File: flow/design.v
module mult(y,a,b);  
	output logic [15:0] y;
	input  logic [7:0] a,b;
	logic [15:0] y_tmp;
	logic [7:0]  a_tmp;
	logic [7:0]  b_tmp;
	logic [14:0] c1;
	logic [10:0] c2;            
	logic [14:0] out1;
	logic [12:0] out2;
	logic [10:0] out3;
	logic [8:0]  out4;
	logic [14:0] m_temp0;
	logic [13:0] m_temp1;
	logic [12:0] m_temp2;
	logic [11:0] m_temp3;
	logic [10:0] m_temp4;
	logic [9:0]  m_temp5;
	logic [8:0]  m_temp6;
	logic [7:0]  m_temp7;
	always_comb
		begin
			if(a[7])
				begin
					a_tmp = ~a+1'b1;
					if(b[7])
						begin
							b_tmp = ~b+1'b1;
							y = y_tmp ;
						end
					else
						begin
							b_tmp = b;
							y = ~y_tmp+1'b1;
						end
				end
			else
				begin
					a_tmp = a;
					if(b[7])
						begin
							b_tmp = ~b+1'b1;
							y = ~y_tmp+1'b1;
						end
					else
						begin
							b_tmp = b;
							y = y_tmp;
						end
				end
		end
	always_comb
		begin
			out1 = m_temp0 + m_temp1;
			out2 = m_temp2 + m_temp3;
			out3 = m_temp4 + m_temp5;
			out4 = m_temp6 + m_temp7;
			c1   = out1    + out2;
			c2   = out3    + out4;
			y_tmp= c1      + c2;
		end
	always_comb
		begin		
			m_temp0[14:7] = b_tmp[7]?a_tmp:8'b00000000;
			m_temp0[6:0]  = 7'b0000000;
			m_temp1[13:6] = b_tmp[6]?a_tmp:8'b00000000;
			m_temp1[5:0]  = 6'b000000;
			m_temp2[12:5] = b_tmp[5]?a_tmp:8'b00000000;
			m_temp2[4:0]  = 5'b00000;
			m_temp3[11:4] = b_tmp[4]?a_tmp:8'b00000000;
			m_temp3[3:0]  = 4'b0000;
			m_temp4[10:3] = b_tmp[3]?a_tmp:8'b00000000;
			m_temp4[2:0]  = 3'b000;
			m_temp5[9:2]  = b_tmp[2]?a_tmp:8'b00000000;
			m_temp5[1:0]  = 2'b00;
			m_temp6[8:1]  = b_tmp[1]?a_tmp:8'b00000000;
			m_temp6[0]    = 1'b0;
			m_temp7       = b_tmp[0]?a_tmp:8'b00000000;
		end
endmodule
	module cnm(rep,imp,rea,ima,req,imq);  
	output logic signed[15:0] rep, imp;
	input  logic signed[7:0] rea, req, ima, imq;
	logic signed[15:0] y0,y1,y2,y3;
	mult reaXreq (.y(y0), .a(rea), .b(req));
	mult imaXimq (.y(y1), .a(ima), .b(imq));
	mult reaXimq (.y(y2), .a(rea), .b(imq));
	mult imaXreq (.y(y3), .a(ima), .b(req));
	always_comb
		begin
			rep = y0-y1;
			imp = y2+y3;
		end
endmodule
module cnm_top (
    input  logic               clk,
    input  logic               rst,
    input  logic               in_valid,
    input  logic signed [7:0]  rea,
    input  logic signed [7:0]  ima,
    input  logic signed [7:0]  req,
    input  logic signed [7:0]  imq,
    output logic               out_valid,
    output logic signed [15:0] rep,
    output logic signed [15:0] imp
);
    logic signed [7:0]  rea_r, ima_r, req_r, imq_r;
    logic               valid_r;
    logic signed [15:0] rep_c, imp_c;
    cnm cnm (.rep(rep_c), .imp(imp_c), .rea(rea_r), .ima(ima_r), .req(req_r), .imq(imq_r));
    always_ff @(posedge clk) begin
        rea_r <= rea;
        ima_r <= ima;
        req_r <= req;
        imq_r <= imq;
        rep   <= rep_c;
        imp   <= imp_c;
        if (rst) begin
            valid_r   <= 1'b0;
            out_valid <= 1'b0;
        end else begin
            valid_r   <= in_valid;
            out_valid <= valid_r;
        end
    end
endmodule
File: flow/run.sh
#!/bin/bash
# the make line also repeats each setting of config.mk as NAME=value (left out here)
make -C /OpenROAD-flow-scripts/flow DESIGN_CONFIG=/design/flow/config.mk WORK_HOME=/design/flow/orfs CLKGATE_MAP_FILE= finish
File: flow/config.mk
export PLATFORM = sky130hd
export DESIGN_NAME = cnm_top
export DESIGN_NICKNAME = cnm_top
export VERILOG_FILES = /design/flow/design.v
export SDC_FILE = /design/flow/constraint.sdc
export NUM_CORES = 4
export LEC_CHECK = 0
export CAP_MARGIN = 20
export CELL_PAD_IN_SITES_GLOBAL_PLACEMENT = 3
export CORE_ASPECT_RATIO = 1.27
export CORE_MARGIN = 2
export CORE_UTILIZATION = 64
export CTS_CLUSTER_DIAMETER = 350
export GPL_ROUTABILITY_DRIVEN = 0
export GPL_TIMING_DRIVEN = 0
export PLACE_DENSITY = 0.49
export SETUP_SLACK_MARGIN = 0.5
export SLEW_MARGIN = 15
export TNS_END_PERCENT = 55
File: flow/constraint.sdc
create_clock -name core_clock -period 7.6 [get_ports {clk}]
set_input_delay 1.5200 -clock core_clock [delete_from_list [all_inputs] [get_ports {clk}]]
set_output_delay 1.5200 -clock core_clock [all_outputs]
set_load 0.01 [all_outputs]
==> Slide: Implementation Results, run 1 <==
Physical Implementation Snapshot

Status
  – First reported error: [ERROR GPL-0301] Utilization 139.284 % exceeds 100%.
  – Outcome: did not finish
  – Stage where the flow stopped: 3_1_place_gp_skip_io

Synthesis
  – Area fraction in full adders, half adders and majority gates: 30.7%
  – Post-synth EDFFs: 0
  – Simple share: 18.9%
  – Number of nets at floorplan: 1915
  – Ys flops: 66
  – Share of the synthesized area in the top cell type: 19.5%
  – Synth top cell by count: nor2_1
  – Area share of and-or/or-and cells after synthesis: 15.2%
  – Main area contributors: ha_1 19%, fa_1 11%, dfxtp_1 11%, xnor2_1 10%, xor2_1 7.4%
  – Number of cell instances after yosys synthesis: 1616
  – Top cell type by total area after synthesis: ha_1
  – Post-synthesis xor/xnor area fraction: 18.2%
  – Proportion of synthesized flip-flops having asynchronous set or reset: 0%
  – Area fraction in mux cells: 0.412%
  – Commonest register cell after synthesis: dfxtp_1
  – Leading cell types by count after synthesis: 236 x nor2_1, 194 x ha_1, 168 x inv_1
  – Cell area after synthesis: 0.0125 mm^2
  – Synthesized area divided by synthesized cell count: 7.71 um^2
  – Unique masters post-synth: 57
  – Number of warnings reported in the yosys synthesis log: 3
  – Logic family by area: adder cells
  – Sequential element share of the synthesized area: 10.6%
  – Syn Inst Count: 1616
  – Yosys synthesis chip area: 0.0125 mm^2

Die
  – Core area: 0.0191 mm^2
  – Core Rows: 57
  – Die X: 128 um
  – Overall die area: 0.0206 mm^2
  – Initial core utilization: 65.2%
  – Die Height: 161 um
==> run 2, diff against run 1 <==
Settings changed: CELL_PAD_IN_SITES_GLOBAL_PLACEMENT 3 to not set, CORE_ASPECT_RATIO 1.27 to not set, CORE_UTILIZATION 64 to 65, CTS_CLUSTER_DIAMETER 350 to not set, GPL_ROUTABILITY_DRIVEN 0 to not set, GPL_TIMING_DRIVEN 0 to not set, PLACE_DENSITY 0.49 to not set, SETUP_SLACK_MARGIN 0.5 to not set, SLEW_MARGIN 15 to 20, TNS_END_PERCENT 55 to not set.
Clock period 7.6 ns to 5.45 ns, I/O delays scaled along.
==> Slide: Implementation Results, run 2 <==
Physical Implementation Snapshot

Synthesis
  – Yosys synthesis chip area: 0.0125 mm^2
  – Logic family by area: adder cells
  – Main area contributors: ha_1 19%, fa_1 11%, dfxtp_1 11%, xnor2_1 10%, xor2_1 7.4%
  – Sequential element share of the synthesized area: 10.6%
  – Ys flops: 66
  – Number of warnings reported in the yosys synthesis log: 3
  – Post-synth EDFFs: 0
  – Area fraction in full adders, half adders and majority gates: 30.7%
  – Number of nets at floorplan: 1915
  – Proportion of synthesized flip-flops having asynchronous set or reset: 0%
  – Simple share: 18.9%
  – Synthesized area divided by synthesized cell count: 7.71 um^2
  – Top cell type by total area after synthesis: ha_1
  – Syn Inst Count: 1616
  – Commonest register cell after synthesis: dfxtp_1
  – Share of the synthesized area in the top cell type: 19.5%
  – Area share of and-or/or-and cells after synthesis: 15.2%
  – Synth top cell by count: nor2_1
  – Number of cell instances after yosys synthesis: 1616
  – Cell area after synthesis: 0.0125 mm^2
  – Area fraction in mux cells: 0.412%
  – Leading cell types by count after synthesis: 236 x nor2_1, 194 x ha_1, 168 x inv_1
  – Post-synthesis xor/xnor area fraction: 18.2%
  – Unique masters post-synth: 57

Die
  – Die X: 142 um
  – Core area: 0.0188 mm^2
  – Overall die area: 0.0203 mm^2
  – Core Rows: 50
  – Die Height: 142 um
  – Number of placed I/O pins: 68
  – Initial core utilization: 66.4%

Clock network
  – Cell at the root of the clock tree: clkbuf_16
  – Number of buffers added by the clock tree synthesis step: 9
  – TritonCTS sink count: 66
  – CTS H-tree depth: 3
  – Post-CTS Hold Buffers: 0
  – Bufs on Longest Clock Path: 2

Placed design
  – Cell total after placement: 2237
  – Port Buf Inserts: 67
  – DP Area: 0.0167 mm^2
  – Routability cong.: 0.920
  – Half-perimeter wire length of the detailed placement result: 31900 um

Status
  – First reported error: [ERROR GRT-0116] Global routing finished with congestion. Check the congestion regions in the DRC Viewer.
  – Outcome: did not finish
  – Stage where the flow stopped: 5_1_grt

GRT
  – Tot GR Track Use: 75.7%
  – GRT Residual Overflow: 23
-- run 2: per-stage QoR --
| stage | worst slack, ns | TNS, ns |
|---|---|---|
| after detailed placement | -1.35 | -13.36 |
| after CTS | -1.12 | -11.07 |
| after floorplan | -0.970 | -7.35 |
| after global placement | -1.03 | -9.91 |
-- run 2: routing by layer --
metal | global-route usage, % | GRT overflow
met5 | 26.3 | 0
met4 | 79.1 | 11
met3 | 62.0 | 0
met2 | 95.1 | 12
met1 | 71.0 | 0
-- run 2: what timing repair did --
action | in CTS
pin swaps | 171
gates resized | 160
buffers inserted | 54
endpoints found under the setup margin | 19
==> run 3, diff against run 2 <==
Settings changed: CELL_PAD_IN_SITES_DETAIL_PLACEMENT set to 2, CORE_MARGIN 2 to 7, CORE_UTILIZATION 65 to 34, MIN_ROUTING_LAYER set to met1, PLACE_DENSITY_LB_ADDON set to 0.18, SETUP_SLACK_MARGIN set to 1.99, SLEW_MARGIN 20 to 0, TNS_END_PERCENT set to 30.
Clock period 5.45 ns to 9.72 ns, I/O delays scaled along.
==> Slide: Implementation Results, run 3 <==
Synthesis and Place & Route Summary

Synthesis
  – Area fraction in mux cells: 0.412%
  – Number of warnings reported in the yosys synthesis log: 3
  – Sequential element share of the synthesized area: 10.6%
  – Area fraction in full adders, half adders and majority gates: 30.7%
  – Syn Inst Count: 1616
  – Post-synth EDFFs: 0
  – Main area contributors: ha_1 19%, fa_1 11%, dfxtp_1 11%, xnor2_1 10%, xor2_1 7.4%
  – Post-synthesis xor/xnor area fraction: 18.2%
  – Top cell type by total area after synthesis: ha_1
  – Number of cell instances after yosys synthesis: 1616
  – Share of the synthesized area in the top cell type: 19.5%
  – Leading cell types by count after synthesis: 236 x nor2_1, 194 x ha_1, 168 x inv_1
  – Unique masters post-synth: 57
  – Commonest register cell after synthesis: dfxtp_1
  – Yosys synthesis chip area: 0.0125 mm^2
  – Ys flops: 66
  – Synth top cell by count: nor2_1
  – Proportion of synthesized flip-flops having asynchronous set or reset: 0%
  – Simple share: 18.9%
  – Logic family by area: adder cells
  – Cell area after synthesis: 0.0125 mm^2
  – Synthesized area divided by synthesized cell count: 7.71 um^2
  – Number of nets at floorplan: 1915
  – Area share of and-or/or-and cells after synthesis: 15.2%

Critical path
  – Crit path max fanout: 9
  – Launching point of the worst reg2reg path: rea_r[0]
  – Kind of cell adding the most delay to the critical path: adder cells
  – Dominant cell type by count on the critical path: ha_1
  – Kind of start point of the critical path: flip-flop
  – Required time reported for the critical path endpoint: 9.98 ns
  – Classification of the worst setup path: reg -> reg
  – Endpoint arrival time on the critical path: 8.15 ns
  – Number of buffers and inverters on the critical path: 4
  – Number of gates on the worst path with buffers counted: 33
  – Max incr delay on CP: 0.56 ns
  – Origin of the worst setup path: rea_r[0]
  – Path depth of the worst reg2reg path: 33
  – Crit-path slowest cell: fa_1
  – Worst r2r dst: imp[15]
  – Critical path endpoint category: flip-flop
  – Capturing element of the worst setup path: imp[15]

Clock network
  – Number of buffers added by the clock tree synthesis step: 9
  – Cell at the root of the clock tree: clkbuf_16
  – CTS H-tree depth: 3
  – TritonCTS clock tree: done
  – TritonCTS sink count: 66
  – Post-CTS Hold Buffers: 0
  – Clk pin slew, worst setup/hold paths: 0.06 ns
  – Bufs on Longest Clock Path: 2
  – Late-Pin Clk Latency: 0.39 ns

Finish
  – Growth of design area from synthesis to finish: 18.9%
  – MI comb area: 0.0109 mm^2
  – FF/Latch Area: 0.00133 mm^2
  – Tally of filler cells in the layout: 3980
  – Nets: 2009

Timing
  – Share of the clock period used by the worst path after layout: 81.2%
  – Hold violation total from the final report: 0
  – Sum of negative setup slack: 0 ns
  – Period minus WS final: 7.89 ns
  – Hold Worst Slack: 0.438 ns
  – Relative slew margins: 18.4%
  – Maximum clock rate: 127 MHz
  – Worst-margin pin slew: 1.21 ns
  – Final Setup Violations: 0
  – Unrepaired setup endpoints after global routing: true
  – Skew final: 0.0131 ns
  – Final-report max-slew violation count: 0

Placed design
  – Port Buf Inserts: 67
  – Half-perimeter wire length of the detailed placement result: 37700 um
  – Routability cong.: 0.828

GRT
  – Global-route wire length before repair: 75700 um
  – Via count of the first global-routing pass: 14100
  – Pin count of the biggest net entering global routing: 17
  – Tot GR Track Use: 22.7%
  – GRT Residual Overflow: 0
  – Initial antenna violation count: 0

Min path
  – Startpoint of the worst hold path: valid_r
  – WHS Path Cells: 1
  – Worst min path class: reg -> reg
  – Worst hold endpoint: out_valid

Die
  – Core Rows: 69
  – Initial core utilization: 34.8%
  – Number of placed I/O pins: 68
  – Overall die area: 0.0422 mm^2
  – Core area: 0.0358 mm^2
  – Die X: 205 um
  – Die Height: 205 um

Route
  – Number of remaining DRC errors: 0
  – Detailed Route WL: 57800 um
  – Via count normalized by instance count: 5.82
  – Number of search-and-repair iterations in the first detailed-routing pass: 5
  – Vias after detailed routing: 12700
  – Violation count after the first detailed-routing iteration: 613
  – Post-route antenna net violation count: 0
  – WL/cell: 26.6 um
  – Diodes inserted: 0

Status
  – Outcome: no timing/DRC/antenna violations

Run
  – Max-cap violation count: 0
  – Tool Warnings: 28
## run 3: what timing repair did
action                     in CTS  in global routing
setup buffers                   8                 18
resized                        33                 67
pin swaps                       5                  9
gates cloned                    0                  0
setup endpoints to repair      11                  5
## run 3: area by class of cell
class / count / area share (%)
repair buffers: 111 / 7.02
clock inverters: 6 / 0.777
flip-flops and latches: 66 / 8.96
multi-input cells: 1352 / 73.4
well taps: 461 / 3.89
inverters: 170 / 4.41
clock buffers: 10 / 1.54
## run 3: per-layer routing
layer	up-vias	share of wire [%]	track usage, %
li1	5552	-	-
met1	6424	38	24.5
met2	430	52	43.5
met3	252	3.5	3.21
met4	0	6.6	10.0
met5	-	0	0
## run 3: metrics by stage
step | util, % | cells | setup slack, ns | area, um^2
global route | 41.4 | 2176 | 1.52 | 14800
global placement | 38.4 | 2134 | 1.23 | 13800
finish | 41.4 | 2176 | 1.83 | 14800
CTS | 40.0 | 2158 | 1.98 | 14300
detailed placement | 38.4 | 2134 | 0.753 | 13800
floorplan | - | 1616 | 2.45 | 12500
==> run 4, diff against run 3 <==
Settings changed: CELL_PAD_IN_SITES_DETAIL_PLACEMENT 2 to 1, CORE_MARGIN 7 to 2, CORE_UTILIZATION 34 to 35, CTS_CLUSTER_SIZE set to 84, MIN_ROUTING_LAYER met1 to not set, PLACE_DENSITY_LB_ADDON 0.18 to 0.11, SETUP_SLACK_MARGIN 1.99 to -0.73, SLEW_MARGIN 0 to 20, TNS_END_PERCENT 30 to not set.
Clock period 9.72 ns to 7.62 ns, I/O delays scaled along.
==> Slide: Implementation Results, run 4 <==
Synthesis and Place & Route Summary

Synthesis
  – Sequential element share of the synthesized area: 10.6%
  – Number of warnings reported in the yosys synthesis log: 3
  – Area fraction in full adders, half adders and majority gates: 30.7%
  – Leading cell types by count after synthesis: 236 x nor2_1, 194 x ha_1, 168 x inv_1
  – Commonest register cell after synthesis: dfxtp_1
  – Share of the synthesized area in the top cell type: 19.5%
  – Unique masters post-synth: 57
  – Yosys synthesis chip area: 0.0125 mm^2
  – Synth top cell by count: nor2_1
  – Area fraction in mux cells: 0.412%
  – Post-synthesis xor/xnor area fraction: 18.2%
  – Syn Inst Count: 1616
  – Main area contributors: ha_1 19%, fa_1 11%, dfxtp_1 11%, xnor2_1 10%, xor2_1 7.4%
  – Simple share: 18.9%
  – Synthesized area divided by synthesized cell count: 7.71 um^2
  – Area share of and-or/or-and cells after synthesis: 15.2%
  – Post-synth EDFFs: 0
  – Number of nets at floorplan: 1915
  – Top cell type by total area after synthesis: ha_1
  – Ys flops: 66
  – Proportion of synthesized flip-flops having asynchronous set or reset: 0%
  – Cell area after synthesis: 0.0125 mm^2
  – Number of cell instances after yosys synthesis: 1616
  – Logic family by area: adder cells

Critical path
  – Kind of cell adding the most delay to the critical path: adder cells
  – Path depth of the worst reg2reg path: 32
  – Classification of the worst setup path: reg -> reg
  – Worst r2r dst: rep[14]
  – Kind of start point of the critical path: flip-flop
  – Crit path max fanout: 8
  – Number of buffers and inverters on the critical path: 4
  – Endpoint arrival time on the critical path: 7.57 ns
  – Crit-path slowest cell: fa_1
  – Required time reported for the critical path endpoint: 7.84 ns
  – Max incr delay on CP: 0.56 ns
  – Launching point of the worst reg2reg path: req_r[1]
  – Critical path endpoint category: flip-flop
  – Origin of the worst setup path: req_r[1]
  – Number of gates on the worst path with buffers counted: 32
  – Capturing element of the worst setup path: rep[14]
  – Dominant cell type by count on the critical path: ha_1

Finish
  – Finished Layout Cells: 2188
  – Tally of filler cells in the layout: 4340
  – Growth of design area from synthesis to finish: 15.2%
  – Final core utilization: 40.7%
  – Nets: 2021
  – Final design instance area without fill: 0.0144 mm^2

Timing
  – Worst-margin pin slew: 0.978 ns
  – Share of the clock period used by the worst path after layout: 96.4%
  – Skew final: 0.0102 ns
  – Maximum clock rate: 136 MHz
  – Final-report max-slew violation count: 0
  – Hold violation total from the final report: 0
  – Hold Worst Slack: 0.453 ns
  – Period minus WS final: 7.35 ns
  – Relative slew margins: 34.3%
  – Setup ws final: 0.271 ns
  – Sum of negative setup slack: 0 ns
  – Final Setup Violations: 0

Clock network
  – # Post-CTS Setup Buffers: 0
  – CTS H-tree depth: 3
  – TritonCTS clock tree: done
  – Cell at the root of the clock tree: clkbuf_16
  – Post-CTS Hold Buffers: 0
  – Late-Pin Clk Latency: 0.37 ns
  – Bufs on Longest Clock Path: 2
  – TritonCTS sink count: 66
  – Clk pin slew, worst setup/hold paths: 0.06 ns
  – Number of buffers added by the clock tree synthesis step: 9
  – Quantity of gates resized following cts: 0

Die
  – Core area: 0.0353 mm^2
  – Number of placed I/O pins: 68
  – Initial core utilization: 35.3%
  – Overall die area: 0.0371 mm^2
  – Die X: 193 um
  – Die Height: 193 um
  – Core Rows: 69

Route
  – Number of remaining DRC errors: 0
  – Diodes inserted: 0
  – WL/cell: 16.7 um
  – Post-route antenna net violation count: 0
  – Vias after detailed routing: 11200
  – Number of search-and-repair iterations in the first detailed-routing pass: 4
  – Detailed Route WL: 36500 um
  – Via count normalized by instance count: 5.12
  – Violation count after the first detailed-routing iteration: 367

Placed design
  – DP Area: 0.0140 mm^2
  – Cell total after placement: 2172
  – Placement Setup Slack: 0.314 ns
  – Routability cong.: 0.829
  – Half-perimeter wire length of the detailed placement result: 31400 um
  – Port Buf Inserts: 67

Status
  – Outcome: no timing/DRC/antenna violations

Min path
  – Worst min path class: reg -> reg
  – WHS Path Cells: 1
  – Worst hold endpoint: out_valid
  – Startpoint of the worst hold path: valid_r

Run
  – Max-cap violation count: 0
  – Tool Warnings: 26

GRT
  – Global-route wire length before repair: 59900 um
  – Via count of the first global-routing pass: 11700
  – Tot GR Track Use: 20.7%
  – GRT Residual Overflow: 0
  – Pin count of the biggest net entering global routing: 16
  – Initial antenna violation count: 0
## run 4: cell type report
class                           instances  area, um^2  area share [%]
Clock inverter                          6        88.8           0.618
Tap cell                              461         577            4.02
Multi-Input combinational cell       1352       10400            72.5
Clock buffer                           10         239            1.66
Sequential cell                        66        1320            9.20
Timing Repair Buffer                  123        1090            7.60
Inverter                              170         638            4.44
## run 4: metal layers
| layer | GRT usage (%) | part of all wire (%) | up-vias |
|---|---|---|---|
| li1 | - | - | 5593 |
| met1 | 27.2 | 48 | 5487 |
| met2 | 35.7 | 48 | 100 |
| met3 | 2.49 | 2.6 | 28 |
| met4 | 5.40 | 1.8 | 0 |
| met5 | 0 | 0 | - |
==> run 5, diff against run 4 <==
Settings changed: CELL_PAD_IN_SITES_DETAIL_PLACEMENT 1 to not set, CORE_UTILIZATION 35 to 72, CTS_CLUSTER_DIAMETER set to 47, CTS_CLUSTER_SIZE 84 to 31, PLACE_DENSITY_LB_ADDON 0.11 to 0.01, SETUP_SLACK_MARGIN -0.73 to 1.56.
Clock period 7.62 ns to 7.78 ns, I/O delays scaled along.
==> Slide: Implementation Results, run 5 <==
Physical Implementation Snapshot

Synthesis
  – Yosys synthesis chip area: 0.0125 mm^2
  – Area fraction in mux cells: 0.412%
  – Number of cell instances after yosys synthesis: 1616
  – Synthesized area divided by synthesized cell count: 7.71 um^2
  – Commonest register cell after synthesis: dfxtp_1
  – Number of nets at floorplan: 1915
  – Syn Inst Count: 1616
  – Simple share: 18.9%
  – Share of the synthesized area in the top cell type: 19.5%
  – Unique masters post-synth: 57
  – Area fraction in full adders, half adders and majority gates: 30.7%
  – Ys flops: 66
  – Number of warnings reported in the yosys synthesis log: 3
  – Post-synth EDFFs: 0
  – Sequential element share of the synthesized area: 10.6%
  – Area share of and-or/or-and cells after synthesis: 15.2%
  – Top cell type by total area after synthesis: ha_1
  – Leading cell types by count after synthesis: 236 x nor2_1, 194 x ha_1, 168 x inv_1
  – Cell area after synthesis: 0.0125 mm^2
  – Logic family by area: adder cells
  – Main area contributors: ha_1 19%, fa_1 11%, dfxtp_1 11%, xnor2_1 10%, xor2_1 7.4%
  – Post-synthesis xor/xnor area fraction: 18.2%
  – Synth top cell by count: nor2_1
  – Proportion of synthesized flip-flops having asynchronous set or reset: 0%

Die
  – Core Rows: 48
  – Die Height: 136 um
  – Number of placed I/O pins: 68
  – Core area: 0.0171 mm^2
  – Initial core utilization: 72.8%
  – Overall die area: 0.0184 mm^2
  – Die X: 136 um

GRT
  – Tot GR Track Use: 66.4%
  – GRT Residual Overflow: 7

Clock network
  – Number of buffers added by the clock tree synthesis step: 9
  – Bufs on Longest Clock Path: 2
  – CTS H-tree depth: 3
  – TritonCTS sink count: 66
  – Cell at the root of the clock tree: clkbuf_16

Placed design
  – Placement Setup Slack: 0.363 ns
  – Routability cong.: 0.932
  – Port Buf Inserts: 67
  – Half-perimeter wire length of the detailed placement result: 26500 um

Status
  – First reported error: [ERROR GRT-0232] Routing congestion too high. Check the congestion heatmap in the GUI.
  – Stage where the flow stopped: 5_1_grt
  – Outcome: did not finish
[run 5: stage by stage]
step,hold WS (ns),cells,instance area [um^2]
floorplan,0.414,1616,13200
global placement,0.430,1912,14200
detailed placement,0.426,1912,14200
CTS,0.446,2030,16100
[run 5: repair_timing]
| item | 4_1_cts |
|---|---|
| resized | 158 |
| setup endpoints to repair | 14 |
| hold buffers | 0 |
| buffers inserted | 102 |
| pin swaps | 121 |
| cloned | 0 |
[run 5: routing by layer]
layer	GRT overflow	GRT usage (%)
met1	0	66.7
met2	4	88.1
met3	0	45.5
met4	3	63.3
met5	0	16.4
==> run 6, diff against run 5 <==
Settings changed: PLACE_DENSITY set to 0.64, PLACE_DENSITY_LB_ADDON 0.01 to not set.
Clock period 7.78 ns to 8.38 ns, I/O delays scaled along.
==> Slide: Implementation Results, run 6 <==
Physical Implementation Snapshot

Status
  – Outcome: did not finish
  – Stage where the flow stopped: 5_1_grt
  – First reported error: [ERROR GRT-0232] Routing congestion too high. Check the congestion heatmap in the GUI.

Die
  – Core Rows: 48
  – Die Height: 136 um
  – Core area: 0.0171 mm^2
  – Overall die area: 0.0184 mm^2
  – Initial core utilization: 72.8%
  – Die X: 136 um
  – Number of placed I/O pins: 68

Synthesis
  – Synth top cell by count: nor2_1
  – Logic family by area: adder cells
  – Area share of and-or/or-and cells after synthesis: 15.2%
  – Sequential element share of the synthesized area: 10.6%
  – Main area contributors: ha_1 19%, fa_1 11%, dfxtp_1 11%, xnor2_1 10%, xor2_1 7.4%
  – Unique masters post-synth: 57
  – Number of warnings reported in the yosys synthesis log: 3
  – Number of cell instances after yosys synthesis: 1616
  – Commonest register cell after synthesis: dfxtp_1
  – Cell area after synthesis: 0.0125 mm^2
  – Post-synth EDFFs: 0
  – Post-synthesis xor/xnor area fraction: 18.2%
  – Yosys synthesis chip area: 0.0125 mm^2
  – Area fraction in full adders, half adders and majority gates: 30.7%
  – Synthesized area divided by synthesized cell count: 7.71 um^2
  – Proportion of synthesized flip-flops having asynchronous set or reset: 0%
  – Ys flops: 66
  – Simple share: 18.9%
  – Top cell type by total area after synthesis: ha_1
  – Share of the synthesized area in the top cell type: 19.5%
  – Leading cell types by count after synthesis: 236 x nor2_1, 194 x ha_1, 168 x inv_1
  – Syn Inst Count: 1616
  – Area fraction in mux cells: 0.412%
  – Number of nets at floorplan: 1915

Placed design
  – Routability cong.: 0.957
  – Placement Setup Slack: 0.0969 ns
  – Port Buf Inserts: 67
  – Half-perimeter wire length of the detailed placement result: 25900 um
  – Cell total after placement: 1905

Clock network
  – Bufs on Longest Clock Path: 2
  – TritonCTS sink count: 66
  – CTS H-tree depth: 3
  – Number of buffers added by the clock tree synthesis step: 9
  – Cell at the root of the clock tree: clkbuf_16
  – Post-CTS Hold Buffers: 0

GRT
  – Tot GR Track Use: 68.0%
  – GRT Residual Overflow: 4
==> run 6: per-layer routing <==
metal	GRT usage, %	overflow
met1	69.6	0
met4	59.9	0
met3	51.5	0
met5	16.4	0
met2	87.5	4
==> run 6: stage by stage <==
stage                     area, um^2  hold slack [ns]
after detailed placement       13600            0.448
after CTS                      14600            0.457
after floorplan                12600            0.414
after global placement         13600            0.446
==> run 6: timing repair <==
item                                    CTS
buffers inserted                         45
endpoints found under the setup margin   15
gates resized                            88
pin swaps                                33
==> run 7, diff against run 6 <==
Settings changed: CELL_PAD_IN_SITES_DETAIL_PLACEMENT set to 1, CORE_ASPECT_RATIO set to 0.99, CORE_UTILIZATION 72 to 57, CTS_CLUSTER_DIAMETER 47 to 265, CTS_CLUSTER_SIZE 31 to not set, GPL_ROUTABILITY_DRIVEN set to 0, HOLD_SLACK_MARGIN set to 0.05, MIN_ROUTING_LAYER set to met1, PLACE_DENSITY 0.64 to not set, SETUP_SLACK_MARGIN 1.56 to 0.03, TNS_END_PERCENT set to 95.
Clock period 8.38 ns to 4.32 ns, I/O delays scaled along.
==> Slide: Implementation Results, run 7 <==
Physical Implementation Snapshot

Synthesis
  – Cell area after synthesis: 0.0125 mm^2
  – Post-synth EDFFs: 0
  – Main area contributors: ha_1 19%, fa_1 11%, dfxtp_1 11%, xnor2_1 10%, xor2_1 7.4%
  – Synth top cell by count: nor2_1
  – Simple share: 18.9%
  – Sequential element share of the synthesized area: 10.6%
  – Synthesized area divided by synthesized cell count: 7.71 um^2
  – Ys flops: 66
  – Post-synthesis xor/xnor area fraction: 18.2%
  – Number of nets at floorplan: 1915
  – Commonest register cell after synthesis: dfxtp_1
  – Number of cell instances after yosys synthesis: 1616
  – Leading cell types by count after synthesis: 236 x nor2_1, 194 x ha_1, 168 x inv_1
  – Unique masters post-synth: 57
  – Area fraction in full adders, half adders and majority gates: 30.7%
  – Number of warnings reported in the yosys synthesis log: 3
  – Proportion of synthesized flip-flops having asynchronous set or reset: 0%
  – Area fraction in mux cells: 0.412%
  – Yosys synthesis chip area: 0.0125 mm^2
  – Logic family by area: adder cells
  – Share of the synthesized area in the top cell type: 19.5%
  – Syn Inst Count: 1616
  – Top cell type by total area after synthesis: ha_1
  – Area share of and-or/or-and cells after synthesis: 15.2%

Status
  – First reported error: [ERROR DPL-0033] detailed placement checks failed during check placement.
  – Stage where the flow stopped: 3_5_place_dp
  – Outcome: did not finish

Die
  – Core Rows: 53
  – Die Height: 151 um
  – Overall die area: 0.0231 mm^2
  – Initial core utilization: 58.4%
  – Die X: 153 um
  – Number of placed I/O pins: 68
  – Core area: 0.0214 mm^2

Placed design
  – Port Buf Inserts: 67
==> run 8, diff against run 7 <==
Settings changed: CELL_PAD_IN_SITES_DETAIL_PLACEMENT 1 to not set, CORE_ASPECT_RATIO 0.99 to not set, CORE_UTILIZATION 57 to 56, CTS_CLUSTER_DIAMETER 265 to 394, CTS_CLUSTER_SIZE set to 98, GPL_ROUTABILITY_DRIVEN 0 to not set, HOLD_SLACK_MARGIN 0.05 to not set, MIN_ROUTING_LAYER met1 to not set, SETUP_SLACK_MARGIN 0.03 to not set, TNS_END_PERCENT 95 to not set.
Clock period 4.32 ns to 3.61 ns, I/O delays scaled along.
==> Slide: Implementation Results, run 8 <==
Synthesis and Place & Route Summary

Status
  – Outcome: complete, but fails checks
  – SO Viols: negative setup slack

Clock network
  – Post-CTS Hold Buffers: 0
  – Cell at the root of the clock tree: clkbuf_16
  – TritonCTS sink count: 66
  – Number of buffers added by the clock tree synthesis step: 9
  – CTS H-tree depth: 3
  – Late-Pin Clk Latency: 0.37 ns
  – Bufs on Longest Clock Path: 2
  – Clk pin slew, worst setup/hold paths: 0.07 ns
  – TritonCTS clock tree: done

Critical path
  – Crit path max fanout: 4
  – Number of buffers and inverters on the critical path: 4
  – Origin of the worst setup path: rea_r[1]
  – Path depth of the worst reg2reg path: 33
  – Crit-path slowest cell: or4_1
  – Critical path endpoint category: flip-flop
  – Kind of start point of the critical path: flip-flop
  – Number of gates on the worst path with buffers counted: 33
  – Classification of the worst setup path: reg -> reg
  – Launching point of the worst reg2reg path: rea_r[1]
  – Max incr delay on CP: 0.52 ns
  – Required time reported for the critical path endpoint: 3.90 ns
  – Capturing element of the worst setup path: imp[14]
  – Endpoint arrival time on the critical path: 7.50 ns
  – Kind of cell adding the most delay to the critical path: adder cells
  – Worst r2r dst: imp[14]

Min path
  – WHS Path Cells: 1
  – Worst min path class: reg -> reg
  – Startpoint of the worst hold path: valid_r
  – Worst hold endpoint: out_valid

GRT
  – Global-route wire length before repair: 71200 um
  – GRT Residual Overflow: 0
  – Initial antenna violation count: 2
  – Via count of the first global-routing pass: 14700
  – Tot GR Track Use: 37.5%
  – Pin count of the biggest net entering global routing: 15

Synthesis
  – Unique masters post-synth: 57
  – Synthesized area divided by synthesized cell count: 7.71 um^2
  – Sequential element share of the synthesized area: 10.6%
  – Number of cell instances after yosys synthesis: 1616
  – Post-synthesis xor/xnor area fraction: 18.2%
  – Number of warnings reported in the yosys synthesis log: 3
  – Top cell type by total area after synthesis: ha_1
  – Synth top cell by count: nor2_1
  – Proportion of synthesized flip-flops having asynchronous set or reset: 0%
  – Number of nets at floorplan: 1915
  – Post-synth EDFFs: 0
  – Share of the synthesized area in the top cell type: 19.5%
  – Simple share: 18.9%
  – Yosys synthesis chip area: 0.0125 mm^2
  – Commonest register cell after synthesis: dfxtp_1
  – Area fraction in mux cells: 0.412%
  – Syn Inst Count: 1616
  – Ys flops: 66
  – Logic family by area: adder cells
  – Main area contributors: ha_1 19%, fa_1 11%, dfxtp_1 11%, xnor2_1 10%, xor2_1 7.4%
  – Leading cell types by count after synthesis: 236 x nor2_1, 194 x ha_1, 168 x inv_1
  – Cell area after synthesis: 0.0125 mm^2
  – Area fraction in full adders, half adders and majority gates: 30.7%
  – Area share of and-or/or-and cells after synthesis: 15.2%

Route
  – Number of search-and-repair iterations in the first detailed-routing pass: 17
  – Detailed Route WL: 64100 um
  – Post-route antenna net violation count: 0
  – Via count normalized by instance count: 6.66
  – WL/cell: 26.4 um
  – Number of remaining DRC errors: 0
  – Vias after detailed routing: 16200
  – Violation count after the first detailed-routing iteration: 2060

Timing
  – Setup ws final: -3.60 ns
  – Share of the clock period used by the worst path after layout: 200%
  – Final-report max-slew violation count: 0
  – Unrepaired setup endpoints after global routing: true
  – Period minus WS final: 7.21 ns
  – Final Setup Violations: 26
  – Relative slew margins: 52.6%
  – Skew final: 0.0105 ns
  – Hold violation total from the final report: 0
  – Worst-margin pin slew: 0.703 ns
  – Maximum clock rate: 139 MHz

Die
  – Overall die area: 0.0235 mm^2
  – Die Height: 153 um
  – Number of placed I/O pins: 68
  – Core Rows: 54
  – Initial core utilization: 57.1%
  – Die X: 153 um
  – Core area: 0.0218 mm^2

Run
  – Tool Warnings: 31
  – Max-cap violation count: 0

Placed design
  – Half-perimeter wire length of the detailed placement result: 30600 um
  – Placement Setup Slack: -3.03 ns
  – Port Buf Inserts: 67
  – DP Area: 0.0172 mm^2
  – Routability cong.: 0.967

Finish
  – Growth of design area from synthesis to finish: 65.5%
  – Nets: 2439
  – Final design instance area without fill: 0.0206 mm^2
  – Tally of filler cells in the layout: 621
## run 8: timing repair
| action | CTS | global route |
|---|---|---|
| endpoints found under the setup margin | 26 | 26 |
| gates resized | 223 | 207 |
| pin swaps | 217 | 137 |
| setup buffers | 58 | 31 |
## run 8: per-layer routing
metal,wire [um],GRT usage (%),vias to the layer above
met5,0,0,-
li1,-,-,6407
met3,8130,7.17,707
met1,20700,44.7,7464
met4,6810,19.5,0
met2,28500,64.2,1572
## run 8: layout make-up
type                       instances  area, um^2  share of cell area [%]
antenna                            1        2.50                  0.0121
tap                              280         350                    1.70
clock inverter                     6        66.3                   0.321
inverter                         170         666                    3.23
timing repair buffer             541        4460                    21.6
multi-input combinational       1352       13500                    65.5
clock buffer                      10         229                    1.11
sequential                        66        1340                    6.50
## run 8: through the flow
| stage | cells | hold WS, ns | utilization [%] | TNS [ns] |
|---|---|---|---|---|
| 2_1_floorplan | 1616 | 0.414 | - | -44.28 |
| 3_3_place_gp | 2330 | 0.419 | 79.0 | -51.56 |
| 3_5_place_dp | 2330 | 0.427 | 79.0 | -53.57 |
| 4_1_cts | 2401 | 0.449 | 88.3 | -46.25 |
| 5_1_grt | 2425 | 0.509 | 94.5 | -63.86 |
| 6_report | 2426 | 0.521 | 94.5 | -61.18 |
==> run 9, diff against run 8 <==
Settings changed: CAP_MARGIN 20 to 0, CELL_PAD_IN_SITES_DETAIL_PLACEMENT set to 0, CORE_UTILIZATION 56 to 72, CTS_CLUSTER_DIAMETER 394 to not set, CTS_CLUSTER_SIZE 98 to 17, GPL_TIMING_DRIVEN set to 1, PLACE_DENSITY_LB_ADDON set to 0.01, SETUP_SLACK_MARGIN set to 1.19, SLEW_MARGIN 20 to 40, TNS_END_PERCENT set to 20.
Clock period 3.61 ns to 7.37 ns, I/O delays scaled along.
==> Slide: Implementation Results, run 9 <==
Physical Implementation Snapshot

Clock network
  – Bufs on Longest Clock Path: 2
  – Cell at the root of the clock tree: clkbuf_16
  – TritonCTS sink count: 66
  – CTS H-tree depth: 3
  – Post-CTS Hold Buffers: 0
  – Number of buffers added by the clock tree synthesis step: 9

Die
  – Core area: 0.0171 mm^2
  – Core Rows: 48
  – Overall die area: 0.0184 mm^2
  – Initial core utilization: 72.8%
  – Number of placed I/O pins: 68
  – Die X: 136 um
  – Die Height: 136 um

Synthesis
  – Post-synth EDFFs: 0
  – Commonest register cell after synthesis: dfxtp_1
  – Synthesized area divided by synthesized cell count: 7.71 um^2
  – Unique masters post-synth: 57
  – Number of nets at floorplan: 1915
  – Cell area after synthesis: 0.0125 mm^2
  – Syn Inst Count: 1616
  – Synth top cell by count: nor2_1
  – Sequential element share of the synthesized area: 10.6%
  – Post-synthesis xor/xnor area fraction: 18.2%
  – Leading cell types by count after synthesis: 236 x nor2_1, 194 x ha_1, 168 x inv_1
  – Yosys synthesis chip area: 0.0125 mm^2
  – Area fraction in mux cells: 0.412%
  – Simple share: 18.9%
  – Share of the synthesized area in the top cell type: 19.5%
  – Area share of and-or/or-and cells after synthesis: 15.2%
  – Ys flops: 66
  – Proportion of synthesized flip-flops having asynchronous set or reset: 0%
  – Number of warnings reported in the yosys synthesis log: 3
  – Top cell type by total area after synthesis: ha_1
  – Number of cell instances after yosys synthesis: 1616
  – Area fraction in full adders, half adders and majority gates: 30.7%
  – Logic family by area: adder cells
  – Main area contributors: ha_1 19%, fa_1 11%, dfxtp_1 11%, xnor2_1 10%, xor2_1 7.4%

Placed design
  – Half-perimeter wire length of the detailed placement result: 27100 um
  – Routability cong.: 0.963
  – Port Buf Inserts: 67

Status
  – First reported error: [ERROR DPL-0038] Utilization greater than 100%, impossible to legalize
  – Stage where the flow stopped: 5_1_grt
  – Outcome: did not finish
## run 9: metrics by stage
stage,worst slack (ns),std cells,instance area [um^2],hold slack (ns)
2_1_floorplan,0.950,1616,13100,0.414
3_3_place_gp,0.511,1922,14200,0.423
3_5_place_dp,0.231,1922,14200,0.447
4_1_cts,0.893,2027,16200,0.459
## run 9: repair_timing
action                     CTS
pin swaps                  150
gates resized              187
gates cloned                 0
setup endpoints to repair   14
buffers inserted            89
==> run 10, diff against run 9 <==
Settings changed: CAP_MARGIN 0 to 20, CELL_PAD_IN_SITES_DETAIL_PLACEMENT 0 to not set, CORE_UTILIZATION 72 to 40, CTS_CLUSTER_SIZE 17 to not set, GPL_TIMING_DRIVEN 1 to not set, PLACE_DENSITY_LB_ADDON 0.01 to not set, SETUP_SLACK_MARGIN 1.19 to not set, SLEW_MARGIN 40 to 20, TNS_END_PERCENT 20 to not set.
Clock period 7.37 ns to 4.45 ns, I/O delays scaled along.
==> Slide: Implementation Results, run 10 <==
Synthesis and Place & Route Summary

Critical path
  – Worst r2r dst: rep[15]
  – Number of buffers and inverters on the critical path: 7
  – Number of gates on the worst path with buffers counted: 37
  – Classification of the worst setup path: reg -> reg
  – Launching point of the worst reg2reg path: ima_r[0]
  – Max incr delay on CP: 0.53 ns
  – Endpoint arrival time on the critical path: 6.77 ns
  – Capturing element of the worst setup path: rep[15]
  – Kind of start point of the critical path: flip-flop
  – Crit-path slowest cell: fa_1
  – Origin of the worst setup path: ima_r[0]
  – Critical path endpoint category: flip-flop
  – Kind of cell adding the most delay to the critical path: adder cells
  – Required time reported for the critical path endpoint: 4.70 ns
  – Crit path max fanout: 4
  – Path depth of the worst reg2reg path: 37

Synthesis
  – Sequential element share of the synthesized area: 10.6%
  – Synth top cell by count: nor2_1
  – Post-synthesis xor/xnor area fraction: 18.2%
  – Simple share: 18.9%
  – Proportion of synthesized flip-flops having asynchronous set or reset: 0%
  – Number of warnings reported in the yosys synthesis log: 3
  – Yosys synthesis chip area: 0.0125 mm^2
  – Cell area after synthesis: 0.0125 mm^2
  – Share of the synthesized area in the top cell type: 19.5%
  – Leading cell types by count after synthesis: 236 x nor2_1, 194 x ha_1, 168 x inv_1
  – Number of nets at floorplan: 1915
  – Unique masters post-synth: 57
  – Area fraction in full adders, half adders and majority gates: 30.7%
  – Main area contributors: ha_1 19%, fa_1 11%, dfxtp_1 11%, xnor2_1 10%, xor2_1 7.4%
  – Area share of and-or/or-and cells after synthesis: 15.2%
  – Number of cell instances after yosys synthesis: 1616
  – Top cell type by total area after synthesis: ha_1
  – Area fraction in mux cells: 0.412%
  – Post-synth EDFFs: 0
  – Syn Inst Count: 1616
  – Synthesized area divided by synthesized cell count: 7.71 um^2
  – Commonest register cell after synthesis: dfxtp_1
  – Ys flops: 66
  – Logic family by area: adder cells

Finish
  – Nets: 2452
  – Growth of design area from synthesis to finish: 66.0%
  – Tally of filler cells in the layout: 2351
  – Final core utilization: 67.5%

Timing
  – Hold violation total from the final report: 0
  – Final-report max-slew violation count: 0
  – Relative slew margins: 50.4%
  – Maximum clock rate: 153 MHz
  – Final Setup Violations: 23
  – Setup ws final: -2.07 ns
  – Skew final: 0.00612 ns
  – Worst-margin pin slew: 0.742 ns
  – Share of the clock period used by the worst path after layout: 147%
  – Period minus WS final: 6.52 ns
  – Unrepaired setup endpoints after global routing: true

Die
  – Die Height: 181 um
  – Core area: 0.0307 mm^2
  – Core Rows: 64
  – Die X: 181 um
  – Overall die area: 0.0326 mm^2
  – Number of placed I/O pins: 68
  – Initial core utilization: 40.6%

Min path
  – Worst hold endpoint: out_valid
  – Worst min path class: reg -> reg
  – Startpoint of the worst hold path: valid_r
  – WHS Path Cells: 1

Run
  – Tool Warnings: 29
  – Max-cap violation count: 0

Status
  – Outcome: complete, but fails checks
  – SO Viols: negative setup slack

GRT
  – Initial antenna violation count: 0
  – GRT Residual Overflow: 0
  – Tot GR Track Use: 23.5%
  – Global-route wire length before repair: 62300 um
  – Via count of the first global-routing pass: 13100
  – Pin count of the biggest net entering global routing: 14

Route
  – Detailed Route WL: 40300 um
  – Diodes inserted: 0
  – WL/cell: 15.8 um
  – Via count normalized by instance count: 5.08
  – Post-route antenna net violation count: 0
  – Number of remaining DRC errors: 0
  – Number of search-and-repair iterations in the first detailed-routing pass: 5
  – Violation count after the first detailed-routing iteration: 586
  – Vias after detailed routing: 13000

Clock network
  – Bufs on Longest Clock Path: 2
  – Post-CTS Hold Buffers: 0
  – Number of buffers added by the clock tree synthesis step: 9
  – TritonCTS sink count: 66
  – TritonCTS clock tree: done
  – Late-Pin Clk Latency: 0.37 ns
  – Cell at the root of the clock tree: clkbuf_16
  – Clk pin slew, worst setup/hold paths: 0.06 ns
  – CTS H-tree depth: 3

Placed design
  – Port Buf Inserts: 67
  – Placement Setup Slack: -2.26 ns
  – Routability cong.: 0.911
  – Half-perimeter wire length of the detailed placement result: 30800 um
==> run 10: repair_timing <==
action	CTS	global route
endpoints found under the setup margin	24	24
buffers inserted	59	21
pin swaps	225	156
gates resized	211	203
==> run 10: per-layer routing <==
| metal | up-vias | GRT usage [%] | part of all wire (%) |
|---|---|---|---|
| met5 | - | 0 | 0 |
| met1 | 6252 | 29.6 | 43 |
| met4 | 0 | 7.42 | 2.6 |
| li1 | 6441 | - | - |
| met3 | 56 | 3.66 | 3.4 |
| met2 | 216 | 41.0 | 51 |
==> run 10: final cells by class <==
cell class	count	area, um^2	area share [%]
Clock buffer	9	225	1.09
Clock inverter	7	91.3	0.441
Inverter	170	666	3.22
Multi-Input combinational cell	1352	13300	64.5
Sequential cell	66	1350	6.50
Tap cell	396	495	2.39
Timing Repair Buffer	554	4520	21.8
==> run 10: through the flow <==
step / cell area (um^2) / hold WS [ns] / cells / TNS (ns)
6_report: 20700 / 0.444 / 2554 / -29.70
5_1_grt: 20700 / 0.463 / 2554 / -34.77
4_1_cts: 19400 / 0.454 / 2539 / -28.38
3_5_place_dp: 17500 / 0.439 / 2466 / -33.66
3_3_place_gp: 17500 / 0.419 / 2466 / -32.78
2_1_floorplan: 13400 / 0.414 / 1616 / -24.68
